Design mat_mul, start of the top module:
module mat_mul #
	(
        parameter integer DIM_LOG = 2,     
        parameter integer DIM = 2**DIM_LOG,
        parameter integer SIZE = DIM*DIM,
        parameter integer SIZE_LOG = 2*DIM_LOG,
        parameter integer DATA_WIDTH = 32
    )
    (
		input wire  s00_axi_aclk,
		input wire  s00_axi_aresetn,
		output wire  s00_axis_tready,
		input wire [DATA_WIDTH-1 : 0] s00_axis_tdata,
		input wire  s00_axis_tlast,
        input wire  s00_axis_tvalid,
		output wire  m00_axis_tvalid,
        output wire [DATA_WIDTH-1 : 0] m00_axis_tdata,
        output wire [(DATA_WIDTH/8)-1 : 0] m00_axis_tstrb,
        output wire  m00_axis_tlast,
        input wire  m00_axis_tready,
        input wire sel,
        input wire start
    );
	reg busy;               
	reg item_done;          
	reg matrix_done;        
	reg start_transfer;     
	reg transfer;           
	reg last_transfer;      
	reg mac_enable;         
    reg [DATA_WIDTH-1 : 0] mem_A [0 : SIZE-1];  
    reg [DATA_WIDTH-1 : 0] mem_B [0 : SIZE-1];  
    reg [DATA_WIDTH-1 : 0] mem_R [0 : SIZE-1];  
    reg [DATA_WIDTH-1 : 0] mat_A;    
    reg [DATA_WIDTH-1 : 0] mat_B;    
    reg [DATA_WIDTH-1 : 0] mat_R;    
    reg [SIZE_LOG-1 : 0] addr_stream_in;     
    reg [SIZE_LOG-1 : 0] addr_stream_out;    
    wire [SIZE_LOG-1 : 0] addr_A;    
    wire [SIZE_LOG-1 : 0] addr_B;    
    reg [SIZE_LOG-1 : 0] addr_R;     
    reg [DIM_LOG-1 : 0] row_cnt;     
    reg [DIM_LOG-1 : 0] col_cnt;     
    reg [DIM_LOG-1 : 0] tmp_cnt;     
    wire [DATA_WIDTH-1 : 0] mad;     
    reg [DATA_WIDTH-1 : 0] mac;      
    assign s00_axis_tready = !busy && !transfer && !start_transfer;  
    always @ (posedge s00_axi_aclk) begin
        if (!s00_axi_aresetn || s00_axis_tlast)
            addr_stream_in <= 0;
        else if (s00_axis_tready && s00_axis_tvalid)  
            addr_stream_in <= addr_stream_in + 1 ;  
    end
    always @ (posedge s00_axi_aclk) begin 
        if (!busy && !transfer && !start_transfer && s00_axis_tready && s00_axis_tvalid && !sel)  
            mem_A [addr_stream_in] <= s00_axis_tdata;
        if (busy)  
  ...
Settings: LEC_CHECK=0, ABC_AREA=0, CAP_MARGIN=10, CELL_PAD_IN_SITES_DETAIL_PLACEMENT=1, CELL_PAD_IN_SITES_GLOBAL_PLACEMENT=1, CORE_MARGIN=2, CORE_UTILIZATION=34, CTS_CLUSTER_SIZE=89, GPL_ROUTABILITY_DRIVEN=1, HOLD_SLACK_MARGIN=0.02, PLACE_DENSITY_LB_ADDON=0.13, SETUP_SLACK_MARGIN=0.07, SLEW_MARGIN=5, TNS_END_PERCENT=90; clock period 15.0 ns.
run.sh (not shown) runs the stock make flow with config.mk's settings and CLKGATE_MAP_FILE=.
Next try:
- CAP_MARGIN: 10 -> 20
- CELL_PAD_IN_SITES_DETAIL_PLACEMENT: 1 -> not set
- CELL_PAD_IN_SITES_GLOBAL_PLACEMENT: 1 -> not set
- CORE_UTILIZATION: 34 -> 72
- CTS_CLUSTER_SIZE: 89 -> 90
- GPL_ROUTABILITY_DRIVEN: 1 -> not set
- HOLD_SLACK_MARGIN: 0.02 -> not set
- PLACE_DENSITY_LB_ADDON: 0.13 -> not set
- SETUP_SLACK_MARGIN: 0.07 -> not set
- SLEW_MARGIN: 5 -> 20
- TNS_END_PERCENT: 90 -> not set
- clock period: 15.0 -> 5.9 ns (I/O delays scaled with it)
With this change the flow completed and failed the layout checks on negative setup slack.
Routed wire length came out higher by 6.7%.
Hold slack loses 0.030 ns.
Cell area hardly moves.
Synthesized cell count does not change.
First-iteration DRC count came out higher by 120%.
Final cell count came out lower by 18%.
Core utilization came out higher by 43 points.
Next try:
- ABC_AREA: 0 -> not set
- CORE_UTILIZATION: 72 -> 65
- CTS_CLUSTER_SIZE: 90 -> not set
- PLACE_DENSITY: not set -> 0.6
- clock period: 5.9 -> 7.48 ns (I/O delays scaled with it)
The changed run went through all stages and came out clean; global-route usage fell by 11 points; via count fell by 10%; routed wire length goes down by 18%; count of clock-buffer cells in the layout came out higher by 23.
Next try:
- CORE_UTILIZATION: 65 -> 69
- clock period: 7.48 -> 5.38 ns (I/O delays scaled with it)
Outcome: This time the run finished but failed the layout checks on negative setup slack; worst setup slack got worse by 1.8 ns; count of clock-buffer cells in the layout fell by 10; cell area rose by 2.1%; core utilization rose by 6.4 points; first-iteration DRC count rose by 24%; cell count rose by 0.72%; non-clock buffer count rose by 174.
Next try:
- ABC_AREA: not set -> 1
- CORE_UTILIZATION: 69 -> 70
- CTS_CLUSTER_SIZE: not set -> 93
- clock period: 5.38 -> 6.05 ns (I/O delays scaled with it)
Outcome:
- The changed run produced a layout that fails on negative setup slack
- die area increases by 3.5%
- setup slack improves by 0.76 ns
- non-clock buffer count increases by 37
- fmax increases by 1.3%
- routed wire length decreases by 1.0%
- count of clock-buffer cells in the layout increases by 7
- first-iteration DRC count increases by 14%
Next try:
- ABC_AREA: 1 -> not set
- CORE_UTILIZATION: 70 -> 67
- CTS_CLUSTER_SIZE: 93 -> 25
- clock period: 6.05 -> 9.58 ns (I/O delays scaled with it)
After rerunning:
- Now the flow produced a clean layout
- global-route usage is lower by 2.5 points
- fmax is lower by 15%
- non-clock buffer count is lower by 279
- via count is lower by 26%
- routed wire length is lower by 11%
- sequential cell count does not change
- cell count is lower by 30%
- cell area is lower by 7.1%
- worst hold slack loses 0.032 ns

---

Setup of v42:
mat_mul again, from the RTL that the note above started with.
clock: 4.8 ns
lec_check: 0
abc_area: 0
cap_margin: 20
core_margin: 2
core_utilization: 72
cts_cluster_size: 53
gpl_routability_driven: 1
hold_slack_margin: 0.29
place_density_lb_addon: 0.03
setup_slack_margin: 1.38
slew_margin: 0
tns_end_percent: 5
The flow for v42 finished, though final verification flagged setup timing.
#### Input delta (v34 over v42)
Settings: an added CORE_ASPECT_RATIO of 1.46; a change of SLEW_MARGIN from 0 to 20; a deleted PLACE_DENSITY_LB_ADDON that had been 0.03; a deleted TNS_END_PERCENT that had been 5; a deleted GPL_ROUTABILITY_DRIVEN that had been 1; a deleted SETUP_SLACK_MARGIN that had been 1.38; a deleted CTS_CLUSTER_SIZE that had been 53; a deleted HOLD_SLACK_MARGIN that had been 0.29; a change of ABC_AREA from 0 to 1; an added PLACE_DENSITY of 0.6; a change of the clock period (ns, I/O delays scaled along) from 4.8 to 5.38.
Findings:
Taking v42 as the reference point, the area after synthesis of v34 rises by 5.1%. v34 gives less number of design-rule violations left by the first detailed-router iteration than v42 did. v34 completed end to end; final checks failed (setup timing).
### v34 -> v24
Settings: CORE_UTILIZATION changed from 72 to 18; CORE_ASPECT_RATIO removed (was 1.46); ABC_AREA removed (was 1); the clock period (ns, I/O delays scaled along) changed from 5.38 to 8.65.
Findings:
Comparing v34 and v24, the higher wire length was measured on v34. Diff v34 -> v24 | chip area estimate from yosys synthesis | down by a few percent. v24 closes out successfully: all stages finished, all timing, DRC and antenna checks passed. The final report for v34 shows a completed flow and a layout that fails verification, specifically setup timing. Setup slack in v24 is larger than in v34. For v34, the critical path endpoint was mac[29], unlike v24, where it was mem_R[2][25].
